Setup of build 6:
// top
module top(
	input clk,
	input rst,
	input valid,
	input dir,
	input signed [31:0] n,
	output [31:0] zeroCount,
	output signed [31:0] xOut
);
	reg signed [31:0] xReg;
	wire signed [31:0] xNext;
	always @(posedge clk or posedge rst)begin
		if(rst) xReg<=32'sd50;
		else if(valid) xReg<=xNext;
	end
	assign xOut=xReg;
	wire signed[31:0] signedN;
	assign signedN=dir? n: -n;
	wire signed [31:0] addOut;
	wire signed [31:0] modOut;
	wire signed [31:0] normOut;
	wire zeroHit;
	adder uAdd(.a(xReg), .b(signedN), .sum(addOut));
	modulo uMod(.in(addOut), .out(modOut));
	normalize uNorm(.in(modOut), .out(normOut));
	comparator uCmp(.in(normOut), .zero(zeroHit));
	assign xNext=normOut;
	counter uCnt(
		.clk(clk),
		.rst(rst),
		.inc(valid&zeroHit),
		.count(zeroCount)
	);
endmodule
For scale: ~1700 cells after synthesis, about 64 flip-flops, ~100 I/O pins.
Settings: LEC_CHECK=0, CAP_MARGIN=20, CORE_MARGIN=9, CORE_UTILIZATION=59, CTS_CLUSTER_SIZE=100, GPL_ROUTABILITY_DRIVEN=0, HOLD_SLACK_MARGIN=0.27, SETUP_SLACK_MARGIN=-2.0, SLEW_MARGIN=20, TNS_END_PERCENT=15; clock period 34.0 ns.
run.sh (not shown) runs the stock make flow with config.mk's settings and CLKGATE_MAP_FILE=.
Build 6 completed end to end with timing, DRC and antenna clean.
Relative to build 6, the following input files were edited for build 28:
- setting CORE_ASPECT_RATIO to 0.73 for the first time
- removing CTS_CLUSTER_SIZE (formerly 100)
- changing CORE_MARGIN from 9 to 5
- setting GPL_TIMING_DRIVEN to 0 for the first time
- setting MAX_ROUTING_LAYER to met4 for the first time
- changing CORE_UTILIZATION from 59 to 37
- changing CAP_MARGIN from 20 to 10
- changing HOLD_SLACK_MARGIN from 0.27 to -0.05
- setting CTS_CLUSTER_DIAMETER to 43 for the first time
- setting MIN_ROUTING_LAYER to met2 for the first time
- removing SETUP_SLACK_MARGIN (formerly -2.0)
- removing GPL_ROUTABILITY_DRIVEN (formerly 0)
- changing TNS_END_PERCENT from 15 to 5
### Flow results
- Taking build 6 as the reference, in build 28 setup slack after placement moved up, minimum setup slack in the final design climbed 0.80 ns, time the final worst path needs with I/O delays and setup now smaller, period utilization decreased by 2.4 points relative to the old numbers.
- Going from build 6 to build 28, the maximum net fanout on the critical path was found to have gone down by 7.
- Floorplan core density in build 28 is 23 points lower than in build 6
- First-iteration detailed-routing DRC count delta for build 28 relative to build 6: 2223 higher
- Across both runs, global-route met1 utilization was lower for build 28 than for build 6.
Input-level comparison between build 41 and build 28:
- CTS_CLUSTER_DIAMETER: 43 -> 179
- PLACE_DENSITY_LB_ADDON: unset -> 0.23
- CORE_UTILIZATION: 37 -> 21
## What came out
Shortest period the worst path allows: build 41 better than build 28
What build 35 does differently from build 41 at the input level:
- setting CTS_CLUSTER_SIZE to 98 for the first time
- removing GPL_TIMING_DRIVEN (formerly 0)
- changing CAP_MARGIN from 10 to 20
- changing CTS_CLUSTER_DIAMETER from 179 to 391
- setting SETUP_SLACK_MARGIN to -1.65 for the first time
- removing TNS_END_PERCENT (formerly 5)
- removing HOLD_SLACK_MARGIN (formerly -0.05)
- removing MIN_ROUTING_LAYER (formerly met2)
- removing MAX_ROUTING_LAYER (formerly met4)
- setting ABC_AREA to 0 for the first time
- removing PLACE_DENSITY_LB_ADDON (formerly 0.23)
- changing CORE_MARGIN from 5 to 2
- setting CELL_PAD_IN_SITES_GLOBAL_PLACEMENT to 0 for the first time
- changing CORE_UTILIZATION from 21 to 62
- changing CORE_ASPECT_RATIO from 0.73 to 0.5
--- outcome ---
Build 35 vs. build 41: design area -about 7%, number of cells traversed by the worst register-to-register path -6, non-clock buffer count -31%.
Master of the slowest instance on the critical path = or4_4: build 41; master of the slowest instance on the critical path = o221ai_1: build 35
Delta (build 35 minus build 41): area of the core moved down; wire length saw a decrease; post-route minimum period moved up.
Relative to build 35, the following input files were edited for build 29:
- clearing CTS_CLUSTER_DIAMETER, which used to be 391
- putting GPL_ROUTABILITY_DRIVEN at 0 where nothing was set
- swapping 62 for 59 in CORE_UTILIZATION
- swapping 98 for 100 in CTS_CLUSTER_SIZE
- swapping -1.65 for -2.0 in SETUP_SLACK_MARGIN
- clearing CELL_PAD_IN_SITES_GLOBAL_PLACEMENT, which used to be 0
- putting TNS_END_PERCENT at 15 where nothing was set
- swapping 2 for 9 in CORE_MARGIN
- clearing CORE_ASPECT_RATIO, which used to be 0.5
- clearing ABC_AREA, which used to be 0
Notes after the runs:
- ~same maximum frequency in build 35 and build 29
- The layout net count on build 29 is in line with that on build 35.
- Build 35 leaves more setup margin than build 29.
- For build 35, the end point of the critical path was uCnt.count[1]$_DFFE_PP0P_, unlike build 29, where it was uCnt.count[15]$_DFFE_PP0P_.

top again, from the RTL that the note above started with.
make LEC_CHECK=0 ABC_AREA=1 CAP_MARGIN=15 CELL_PAD_IN_SITES_DETAIL_PLACEMENT=2 CORE_ASPECT_RATIO=1.53 CORE_MARGIN=2 CORE_UTILIZATION=48 CTS_CLUSTER_SIZE=84 GPL_TIMING_DRIVEN=0 HOLD_SLACK_MARGIN=0.29 MAX_ROUTING_LAYER=met4 SETUP_SLACK_MARGIN=5.0 SLEW_MARGIN=40 finish   # period 22.4 ns
The first run died in detailed placement (3_5_place_dp) with DPL-0033.
Rerun with:
CAP_MARGIN = 20   (was 15)
CELL_PAD_IN_SITES_DETAIL_PLACEMENT = not set   (was 2)
CORE_ASPECT_RATIO = not set   (was 1.53)
CORE_UTILIZATION = 72   (was 48)
CTS_CLUSTER_SIZE = not set   (was 84)
GPL_TIMING_DRIVEN = not set   (was 0)
HOLD_SLACK_MARGIN = not set   (was 0.29)
MAX_ROUTING_LAYER = not set   (was met4)
SETUP_SLACK_MARGIN = not set   (was 5.0)
SLEW_MARGIN = 20   (was 40)
TNS_END_PERCENT = 10   (was not set)
clock period = 14.9 ns   (was 22.4 ns; I/O delays follow)
With this change the flow died in clock tree synthesis (4_1_cts); synthesized area stays the same; synthesized cell count is unchanged; die size went down by 33%.
Rerun with:
ABC_AREA = not set   (was 1)
CORE_UTILIZATION = 40   (was 72)
TNS_END_PERCENT = not set   (was 10)
clock period = 32.6 ns   (was 14.9 ns; I/O delays follow)
Outcome: The new run completed with no timing, DRC or antenna violations. Area after synthesis came out higher by a few percent. Die size came out higher by well over a third. Synthesized cell count came out lower by about a fifth.
Rerun with:
CORE_UTILIZATION = 50   (was 40)
SETUP_SLACK_MARGIN = -0.3   (was not set)
clock period = 18.1 ns   (was 32.6 ns; I/O delays follow)
Result:
- The changed run ran to the end with violations: setup timing
- non-clock buffer count came out higher by 694
- cell area came out higher by about 44%
- register-to-register slack gets worse by 11 ns
- worst setup slack gets worse by 8.3 ns
- final cell count came out higher by about 26%
- sequential cell count does not change
- core utilization came out higher by 37 points
- wire length came out higher by 27%
- area after synthesis does not change
Rerun with:
CORE_UTILIZATION = 40   (was 50)
SETUP_SLACK_MARGIN = not set   (was -0.3)
clock period = 34.0 ns   (was 18.1 ns; I/O delays follow)
=> The changed run produced a clean layout. Die area goes up by 24%. Design area goes down by 31%. Routed wire length goes down by 22%. Clock-buffer cell count is unchanged.

Setup of run A:
top again, from the RTL that the note above started with.
==> flow/design.v (excerpt) <==
module top(
	input clk,
	input rst,
	input valid,
	input dir,
	input signed [31:0] n,
	output [31:0] zeroCount,
	output signed [31:0] xOut
);
	reg signed [31:0] xReg;
	wire signed [31:0] xNext;
	always @(posedge clk or posedge rst)begin
		if(rst) xReg<=32'sd50;
		else if(valid) xReg<=xNext;
	end
	assign xOut=xReg;
	wire signed[31:0] signedN;
	assign signedN=dir? n: -n;
	wire signed [31:0] addOut;
	wire signed [31:0] modOut;
	wire signed [31:0] normOut;
	wire zeroHit;
	adder uAdd(.a(xReg), .b(signedN), .sum(addOut));
	modulo uMod(.in(addOut), .out(modOut));
	normalize uNorm(.in(modOut), .out(normOut));
	comparator uCmp(.in(normOut), .zero(zeroHit));
	assign xNext=normOut;
	counter uCnt(
		.clk(clk),
		.rst(rst),
		.inc(valid&zeroHit),
		.count(zeroCount)
	);
endmodule
Settings: LEC_CHECK=0, CAP_MARGIN=20, CORE_MARGIN=2, CORE_UTILIZATION=58, SETUP_SLACK_MARGIN=5.0, SLEW_MARGIN=20; clock period 18.5 ns.
Run A did not make it past clock tree synthesis, where a tool error ended it.
Modified inputs, run B compared to run A
- removing SETUP_SLACK_MARGIN (formerly 5.0)
- setting CTS_CLUSTER_SIZE to 39 for the first time
- changing CORE_UTILIZATION from 58 to 72
- changing the clock period (ns, I/O delays scaled along) from 18.5 to 15.5
Results
In the summary table, run B is marked failed, with error DPL-0038 raised in detailed placement.
Relative to run A, overall die area has decreased by 4700 um2 in run B.
Delta (run B minus run A): instance tally after logic synthesis comparable, overall die height fell about 10%, horizontal die dimension has decreased, count of library flops with an enable pin shows no meaningful change.
Run A → run B: share of the core filled by cells before placement saw an increase; weighted congestion at the end of routability-driven global placement up 4.2%.
The following lists how run C was set up differently from run B:
- a change of CORE_UTILIZATION from 72 to 66
- an added SETUP_SLACK_MARGIN of 2.84
- a change of the clock period (ns, I/O delays scaled along) from 15.5 to 22.7
- Delta (run C minus run B): post-synthesis sequential area ratio stayed essentially flat, core outline area rose by about 9%, horizontal die size rose by 6.1 um.
- Run C terminated abnormally: clock tree synthesis reported DPL-0038.
- Summary of run C over run B: area after synthesis level, synthesized cell count roughly the same, row count rose by 2, die extent in y saw an increase.
- Run B -> run C: Yosys chip area delta 0, exact match
- Diff run C and run B: floorplan-stage core utilization higher in run B
- Die area | run C > run B
The inputs of run D differ from those of run C as listed below.
- SETUP_SLACK_MARGIN: 2.84 -> unset
- PLACE_DENSITY_LB_ADDON: unset -> 0.0
- CORE_UTILIZATION: 66 -> 70
- CTS_CLUSTER_SIZE: 39 -> 32
- the clock period (ns, I/O delays scaled along): 22.7 -> 11.6
==> results <==
None of the runs run C and run D ends with a clean layout. Stage in which a tool error killed run D: detailed placement. Relative to run C, total die size has decreased by about 5.6% in run D. In the tables for run C and run D, global placer's final weighted congestion reads higher with run D. Run D vs run C — die span in y dropped by a few percent. From run D to run C, fraction of synthesis flops using an asynchronous set or reset pin did not move at all.
